// copyEngine
module copyEngine  #(
    parameter DATA_WIDTH       = 64,
    parameter ADDR_WIDTH       = 32,
    parameter LEN              = 16,
    parameter FULL_WORD_SIZE   = DATA_WIDTH / 8
) (
    input                             rstn,
    input                             clk,
    input                             src_dw_sel_i, 
    input                             dst_dw_sel_i, 
    input                             copy_i,
    input                             set_i,
    input        [7:0]                setVal_i,
    input                             flush_i,
    input        [LEN-1:0]            len_i,
    input        [ADDR_WIDTH-1:0]     src_i,
    input        [ADDR_WIDTH-1:0]     dst_i,
    output logic                      done_o,
    output logic                      mem_re_r,
    output logic [ADDR_WIDTH-1:0]     mem_rad_r,
    input                             mem_rreq_rdy,
    input        [DATA_WIDTH-1:0]     mem_rdat,
    input                             mem_rdat_rdy,
    output logic [FULL_WORD_SIZE-1:0] mem_bwe_r,
    output logic [ADDR_WIDTH-1:0]     mem_wad_r,
    output logic [DATA_WIDTH-1:0]     mem_wdat_r,
    input                             mem_wreq_rdy,
    output logic                      flush_r,
    output logic [ADDR_WIDTH-1:0]     cmd_adr_r,
    input                             cmd_rdy
);
clock: 9.49 ns
lec_check: 0
cap_margin: 20
core_margin: 2
core_utilization: 40
slew_margin: 20
run.sh (not shown) runs the stock make flow with config.mk's settings and CLKGATE_MAP_FILE=.
The baseline completed without violations.
Then changed:
- CORE_UTILIZATION: 40 -> 72
- clock period: 9.49 -> 2.68 ns (I/O delays scaled with it)
Now the flow failed in clock tree synthesis (4_1_cts).
Die area came out lower by well over a third.
Synthesized cell count stays the same.
Synthesized area is unchanged.
Then changed:
- CORE_UTILIZATION: 72 -> 70
- clock period: 2.68 -> 3.36 ns (I/O delays scaled with it)
With this change the flow failed in global routing (5_1_grt) (GRT-0116).
Synthesized area stays the same.
Die area grows by 2.8%.
Synthesized cell count is unchanged.
Then changed:
- CORE_MARGIN: 2 -> 6
- CORE_UTILIZATION: 70 -> 40
- MAX_ROUTING_LAYER: not set -> met4
- clock period: 3.36 -> 10.0 ns (I/O delays scaled with it)
Outcome: This time the run completed with no timing, DRC or antenna violations. Die area went up by about 80%. Synthesized area does not change. Synthesized cell count does not change.
Then changed:
- ABC_AREA: not set -> 1
- CORE_ASPECT_RATIO: not set -> 1.42
- CORE_MARGIN: 6 -> 2
- CORE_UTILIZATION: 40 -> 72
- CTS_CLUSTER_DIAMETER: not set -> 171
- CTS_CLUSTER_SIZE: not set -> 10
- MAX_ROUTING_LAYER: met4 -> not set
- clock period: 10.0 -> 3.77 ns (I/O delays scaled with it)
Effect: The changed run died in global routing (5_1_grt); synthesized area came out higher by 3.8%; synthesized cell count came out higher by 37%; die size came out lower by 45%.
Then changed:
- ABC_AREA: 1 -> not set
- CORE_ASPECT_RATIO: 1.42 -> 1.72
- CTS_CLUSTER_DIAMETER: 171 -> 27
- CTS_CLUSTER_SIZE: 10 -> 42
- PLACE_DENSITY_LB_ADDON: not set -> 0.01
- SETUP_SLACK_MARGIN: not set -> 0.79
- clock period: 3.77 -> 2.67 ns (I/O delays scaled with it)
Result: Now the flow stopped in clock tree synthesis (4_1_cts). Synthesized cell count shrinks by 27%. Synthesized area shrinks by 3.6%. Die size shrinks by 3.5%.

* * *

## run 1
copyEngine again, from the RTL that the note above started with.
## copyEngine
module copyEngine  #(
    parameter DATA_WIDTH       = 64,
    parameter ADDR_WIDTH       = 32,
    parameter LEN              = 16,
    parameter FULL_WORD_SIZE   = DATA_WIDTH / 8
) (
    input                             rstn,
    input                             clk,
    input                             src_dw_sel_i, 
    input                             dst_dw_sel_i, 
    input                             copy_i,
    input                             set_i,
    input        [7:0]                setVal_i,
    input                             flush_i,
    input        [LEN-1:0]            len_i,
    input        [ADDR_WIDTH-1:0]     src_i,
    input        [ADDR_WIDTH-1:0]     dst_i,
    output logic                      done_o,
    output logic                      mem_re_r,
    output logic [ADDR_WIDTH-1:0]     mem_rad_r,
    input                             mem_rreq_rdy,
    input        [DATA_WIDTH-1:0]     mem_rdat,
    input                             mem_rdat_rdy,
    output logic [FULL_WORD_SIZE-1:0] mem_bwe_r,
    output logic [ADDR_WIDTH-1:0]     mem_wad_r,
    output logic [DATA_WIDTH-1:0]     mem_wdat_r,
    input                             mem_wreq_rdy,
    output logic                      flush_r,
    output logic [ADDR_WIDTH-1:0]     cmd_adr_r,
    input                             cmd_rdy
);
    localparam int WORD_SIZE = FULL_WORD_SIZE / 2;
    localparam int RD_FIFO_DW = 32;
    localparam int RD_FIFO_AW = 4;
    localparam int BYTE_SHIFT = $clog2(FULL_WORD_SIZE);
    localparam int LOG_BYTE_SHIFT = $clog2(BYTE_SHIFT);
  ...
==> flow/config.mk <==
export PLATFORM = sky130hd
export DESIGN_NAME = copyEngine
export DESIGN_NICKNAME = copyEngine
export VERILOG_FILES = /design/flow/design.v
export SDC_FILE = /design/flow/constraint.sdc
export NUM_CORES = 4
export LEC_CHECK = 0
export CAP_MARGIN = 40
export CELL_PAD_IN_SITES_DETAIL_PLACEMENT = 1
export CORE_MARGIN = 9
export CORE_UTILIZATION = 69
export CTS_CLUSTER_DIAMETER = 317
export GPL_ROUTABILITY_DRIVEN = 0
export GPL_TIMING_DRIVEN = 0
export HOLD_SLACK_MARGIN = -0.05
export MAX_ROUTING_LAYER = met4
export MIN_ROUTING_LAYER = met1
export SLEW_MARGIN = 20
==> flow/constraint.sdc <==
create_clock -name core_clock -period 11.0 [get_ports {clk}]
set_input_delay 2.2000 -clock core_clock [delete_from_list [all_inputs] [get_ports {clk}]]
set_output_delay 2.2000 -clock core_clock [all_outputs]
set_load 0.01 [all_outputs]
No final results exist for run 1, since it was stopped by error DPL-0033 during detailed placement.
For run 2, these inputs were changed with respect to run 1:
==> flow/config.mk <==
export PLATFORM = sky130hd
export DESIGN_NAME = copyEngine
export DESIGN_NICKNAME = copyEngine
export VERILOG_FILES = /design/flow/design.v
export SDC_FILE = /design/flow/constraint.sdc
export NUM_CORES = 4
export LEC_CHECK = 0
export ABC_AREA = 1
export CAP_MARGIN = 20
export CORE_ASPECT_RATIO = 1.42
export CORE_MARGIN = 2
export CORE_UTILIZATION = 72
export SLEW_MARGIN = 20
==> flow/constraint.sdc <==
create_clock -name core_clock -period 3.77 [get_ports {clk}]
set_input_delay 0.7540 -clock core_clock [delete_from_list [all_inputs] [get_ports {clk}]]
set_output_delay 0.7540 -clock core_clock [all_outputs]
set_load 0.01 [all_outputs]
## What came out
- Run 2 got as far as global routing, where a tool error ended the run.
- Comparing horizontal die dimension for run 2 and run 1, the bigger number came from run 1.
- Re compound-cell area share of the yosys netlist: run 2 is 1.8 points up on run 1.
- Compared with run 1, in run 2 simple-gate share of the synthesized area climbed 8.1 points; die area dropped about 10%; combined area of all synthesized cells climbed about 3.8%.
- Compared with run 1, in run 2 total cell area reported by yosys after synthesis +3.8%, xor/xnor cell area share of the yosys netlist +0.40 points, synthesized area divided by synthesized cell count -about 24%.
Modified inputs, run 3 compared to run 2
diff --git a/flow/config.mk b/flow/config.mk
--- a/flow/config.mk
+++ b/flow/config.mk
@@ -6,8 +6,9 @@
 export NUM_CORES = 4
 export LEC_CHECK = 0
-export ABC_AREA = 1
 export CAP_MARGIN = 20
-export CORE_ASPECT_RATIO = 1.42
 export CORE_MARGIN = 2
-export CORE_UTILIZATION = 72
+export CORE_UTILIZATION = 65
+export CTS_CLUSTER_SIZE = 50
+export HOLD_SLACK_MARGIN = 0.29
+export SETUP_SLACK_MARGIN = 1.85
 export SLEW_MARGIN = 20
==> flow/constraint.sdc <==
create_clock -name core_clock -period 7.21 [get_ports {clk}]
set_input_delay 1.4420 -clock core_clock [delete_from_list [all_inputs] [get_ports {clk}]]
set_output_delay 1.4420 -clock core_clock [all_outputs]
set_load 0.01 [all_outputs]
| run 3 | all stages done | FAIL | negative setup slack |. Number of different library cells in the post-synthesis netlist in run 3 is 48 above run 2. Diff run 2 -> run 3: number of standard cells reported by yosys decreased by 1,527 relative to the old numbers; number of clock buffers inserted by TritonCTS increased by 7 relative to the old numbers; average size of a mapped cell increased by about 32% relative to the old numbers; post-placement setup slack increased by 2.77 ns relative to the old numbers. Summary of the comparison: chip area in the Yosys report is lower in run 3, relative to run 2. Relative to run 2, run 3 degrades total die size.

* * *

copyEngine again, from the RTL that the note above started with.
==> flow/config.mk <==
export PLATFORM = sky130hd
export DESIGN_NAME = copyEngine
export DESIGN_NICKNAME = copyEngine
export VERILOG_FILES = /design/flow/design.v
export SDC_FILE = /design/flow/constraint.sdc
export NUM_CORES = 4
export LEC_CHECK = 0
export ABC_AREA = 0
export CAP_MARGIN = 20
export CORE_ASPECT_RATIO = 1.08
export CORE_MARGIN = 4
export CORE_UTILIZATION = 58
export CTS_CLUSTER_DIAMETER = 33
export MAX_ROUTING_LAYER = met5
export PLACE_DENSITY_LB_ADDON = 0.0
export SETUP_SLACK_MARGIN = 2.2
export SLEW_MARGIN = 15
export TNS_END_PERCENT = 70
==> flow/constraint.sdc <==
create_clock -name core_clock -period 7.11 [get_ports {clk}]
set_input_delay 1.4220 -clock core_clock [delete_from_list [all_inputs] [get_ports {clk}]]
set_output_delay 1.4220 -clock core_clock [all_outputs]
set_load 0.01 [all_outputs]
The first run ran to the end with violations: setup timing.
Change:
==> flow/config.mk (replaced) <==
export PLATFORM = sky130hd
export DESIGN_NAME = copyEngine
export DESIGN_NICKNAME = copyEngine
export VERILOG_FILES = /design/flow/design.v
export SDC_FILE = /design/flow/constraint.sdc
export NUM_CORES = 4
export LEC_CHECK = 0
export ABC_AREA = 1
export CAP_MARGIN = 20
export CORE_MARGIN = 2
export CORE_UTILIZATION = 72
export CTS_CLUSTER_SIZE = 10
export SLEW_MARGIN = 20
==> flow/constraint.sdc (replaced) <==
create_clock -name core_clock -period 2.35 [get_ports {clk}]
set_input_delay 0.4700 -clock core_clock [delete_from_list [all_inputs] [get_ports {clk}]]
set_output_delay 0.4700 -clock core_clock [all_outputs]
set_load 0.01 [all_outputs]
Result: This time the run failed in global routing (5_1_grt); synthesized cell count went up by well over a third; die size went down by about a fifth; synthesized area went up by a few percent.
Change:
--- a/flow/config.mk
+++ b/flow/config.mk
@@ -11,2 +11 @@
-export CORE_UTILIZATION = 72
-export CTS_CLUSTER_SIZE = 10
+export CORE_UTILIZATION = 69
==> flow/constraint.sdc (replaced) <==
create_clock -name core_clock -period 4.34 [get_ports {clk}]
set_input_delay 0.8680 -clock core_clock [delete_from_list [all_inputs] [get_ports {clk}]]
set_output_delay 0.8680 -clock core_clock [all_outputs]
set_load 0.01 [all_outputs]
The new run finished but failed the layout checks on setup timing; die area climbs by 4.3%; synthesized area is unchanged; synthesized cell count stays the same.
Change:
--- a/flow/config.mk
+++ b/flow/config.mk
@@ -8 +7,0 @@
-export ABC_AREA = 1
@@ -11 +10,5 @@
-export CORE_UTILIZATION = 69
+export CORE_UTILIZATION = 72
+export CTS_CLUSTER_DIAMETER = 363
+export CTS_CLUSTER_SIZE = 14
+export PLACE_DENSITY_LB_ADDON = 0.01
+export SETUP_SLACK_MARGIN = 0.79
==> flow/constraint.sdc (replaced) <==
create_clock -name core_clock -period 2.73 [get_ports {clk}]
set_input_delay 0.5460 -clock core_clock [delete_from_list [all_inputs] [get_ports {clk}]]
set_output_delay 0.5460 -clock core_clock [all_outputs]
set_load 0.01 [all_outputs]
After rerunning: The changed run aborted during clock tree synthesis (4_1_cts). Die size shrinks by 7.5%. Synthesized area shrinks by 3.6%. Synthesized cell count shrinks by 27%.
Change:
--- a/flow/config.mk
+++ b/flow/config.mk
@@ -7,0 +8 @@
+export ABC_AREA = 1
@@ -11,4 +11,0 @@
-export CTS_CLUSTER_DIAMETER = 363
-export CTS_CLUSTER_SIZE = 14
-export PLACE_DENSITY_LB_ADDON = 0.01
-export SETUP_SLACK_MARGIN = 0.79
@@ -15,0 +13 @@
+export TNS_END_PERCENT = 5
==> flow/constraint.sdc (replaced) <==
create_clock -name core_clock -period 2.35 [get_ports {clk}]
set_input_delay 0.4700 -clock core_clock [delete_from_list [all_inputs] [get_ports {clk}]]
set_output_delay 0.4700 -clock core_clock [all_outputs]
set_load 0.01 [all_outputs]
With this change the flow stopped in global routing (5_1_grt). Synthesized area rises by 3.8%. Die size rises by 3.7%. Synthesized cell count rises by 37%.

* * *

copyEngine again, from the RTL that the note above started with.
export LEC_CHECK = 0
export ABC_AREA = 0
export CAP_MARGIN = 20
export CORE_ASPECT_RATIO = 1.08
export CORE_MARGIN = 2
export CORE_UTILIZATION = 72
export CTS_CLUSTER_DIAMETER = 33
export CTS_CLUSTER_SIZE = 58
export MAX_ROUTING_LAYER = met5
export PLACE_DENSITY_LB_ADDON = 0.0
export SETUP_SLACK_MARGIN = 2.05
export SLEW_MARGIN = 15
export TNS_END_PERCENT = 70
create_clock -name core_clock -period 7.11 [get_ports {clk}]
The first run failed in global routing.
Then changed:
Settings changed: ABC_AREA 0 to unset, CORE_ASPECT_RATIO 1.08 to unset, CORE_UTILIZATION 72 to 40, CTS_CLUSTER_DIAMETER 33 to unset, CTS_CLUSTER_SIZE 58 to unset, MAX_ROUTING_LAYER met5 to unset, PLACE_DENSITY_LB_ADDON 0.0 to unset, SETUP_SLACK_MARGIN 2.05 to unset, SLEW_MARGIN 15 to 20, TNS_END_PERCENT 70 to unset.
Clock period 7.11 ns to 14.6 ns, I/O delays scaled along.
What happened:
- The new run produced a clean layout
- die size rose by 79%
- area after synthesis is unchanged
- synthesized cell count stays the same
Then changed:
Settings changed: ABC_AREA set to 1, CORE_UTILIZATION 40 to 72, CTS_CLUSTER_SIZE set to 14.
Clock period 14.6 ns to 2.35 ns, I/O delays scaled along.
After rerunning: The new run failed in global routing (GRT-0116). Area after synthesis rises by 3.8%. Die size falls by 42%. Synthesized cell count rises by 37%.
Then changed:
Settings changed: ABC_AREA 1 to unset, CORE_UTILIZATION 72 to 32, CTS_CLUSTER_SIZE 14 to unset.
Clock period 2.35 ns to 13.5 ns, I/O delays scaled along.
The changed run produced a clean layout.
Area after synthesis drops by 3.6%.
Die area climbs by 110%.
Synthesized cell count drops by 27%.

* * *

copyEngine again, from the RTL that the note above started with.
clock: 5.61 ns
lec_check: 0
abc_area: 0
cap_margin: 20
core_aspect_ratio: 1.08
core_margin: 4
core_utilization: 54
cts_cluster_diameter: 326
max_routing_layer: met5
setup_slack_margin: 0.92
slew_margin: 15
tns_end_percent: 70
The starting point finished with setup timing left.
Next try:
Settings changed: CORE_UTILIZATION 54 to 72, CTS_CLUSTER_DIAMETER 326 to 33, CTS_CLUSTER_SIZE set to 58, PLACE_DENSITY_LB_ADDON set to 0.0, SETUP_SLACK_MARGIN 0.92 to 2.2.
Clock period 5.61 ns to 7.11 ns, I/O delays scaled along.
This time the run aborted during global routing.
Area after synthesis stays the same.
Synthesized cell count is unchanged.
Die area falls by a quarter to a third.

* * *

copyEngine again, from the RTL that the note above started with.
Settings: LEC_CHECK=0, CAP_MARGIN=20, CORE_ASPECT_RATIO=0.89, CORE_MARGIN=2, CORE_UTILIZATION=66, CTS_CLUSTER_SIZE=50, HOLD_SLACK_MARGIN=0.29, PLACE_DENSITY=0.64, SETUP_SLACK_MARGIN=1.39, SLEW_MARGIN=20, TNS_END_PERCENT=60; clock period 5.27 ns.
The first run died in global routing (5_1_grt).
Edit:
Settings changed: ABC_AREA from default to 0, CORE_ASPECT_RATIO 0.89 to 1.08, CORE_MARGIN 2 to 4, CORE_UTILIZATION 66 to 54, CTS_CLUSTER_DIAMETER from default to 359, CTS_CLUSTER_SIZE 50 to default, HOLD_SLACK_MARGIN 0.29 to default, MAX_ROUTING_LAYER from default to met5, PLACE_DENSITY 0.64 to default, SETUP_SLACK_MARGIN 1.39 to 0.55, SLEW_MARGIN 20 to 15, TNS_END_PERCENT 60 to 70.
This time the run reached the layout checks and failed them: negative setup slack; synthesized area is unchanged; die size came out higher by about 25%; synthesized cell count does not change.
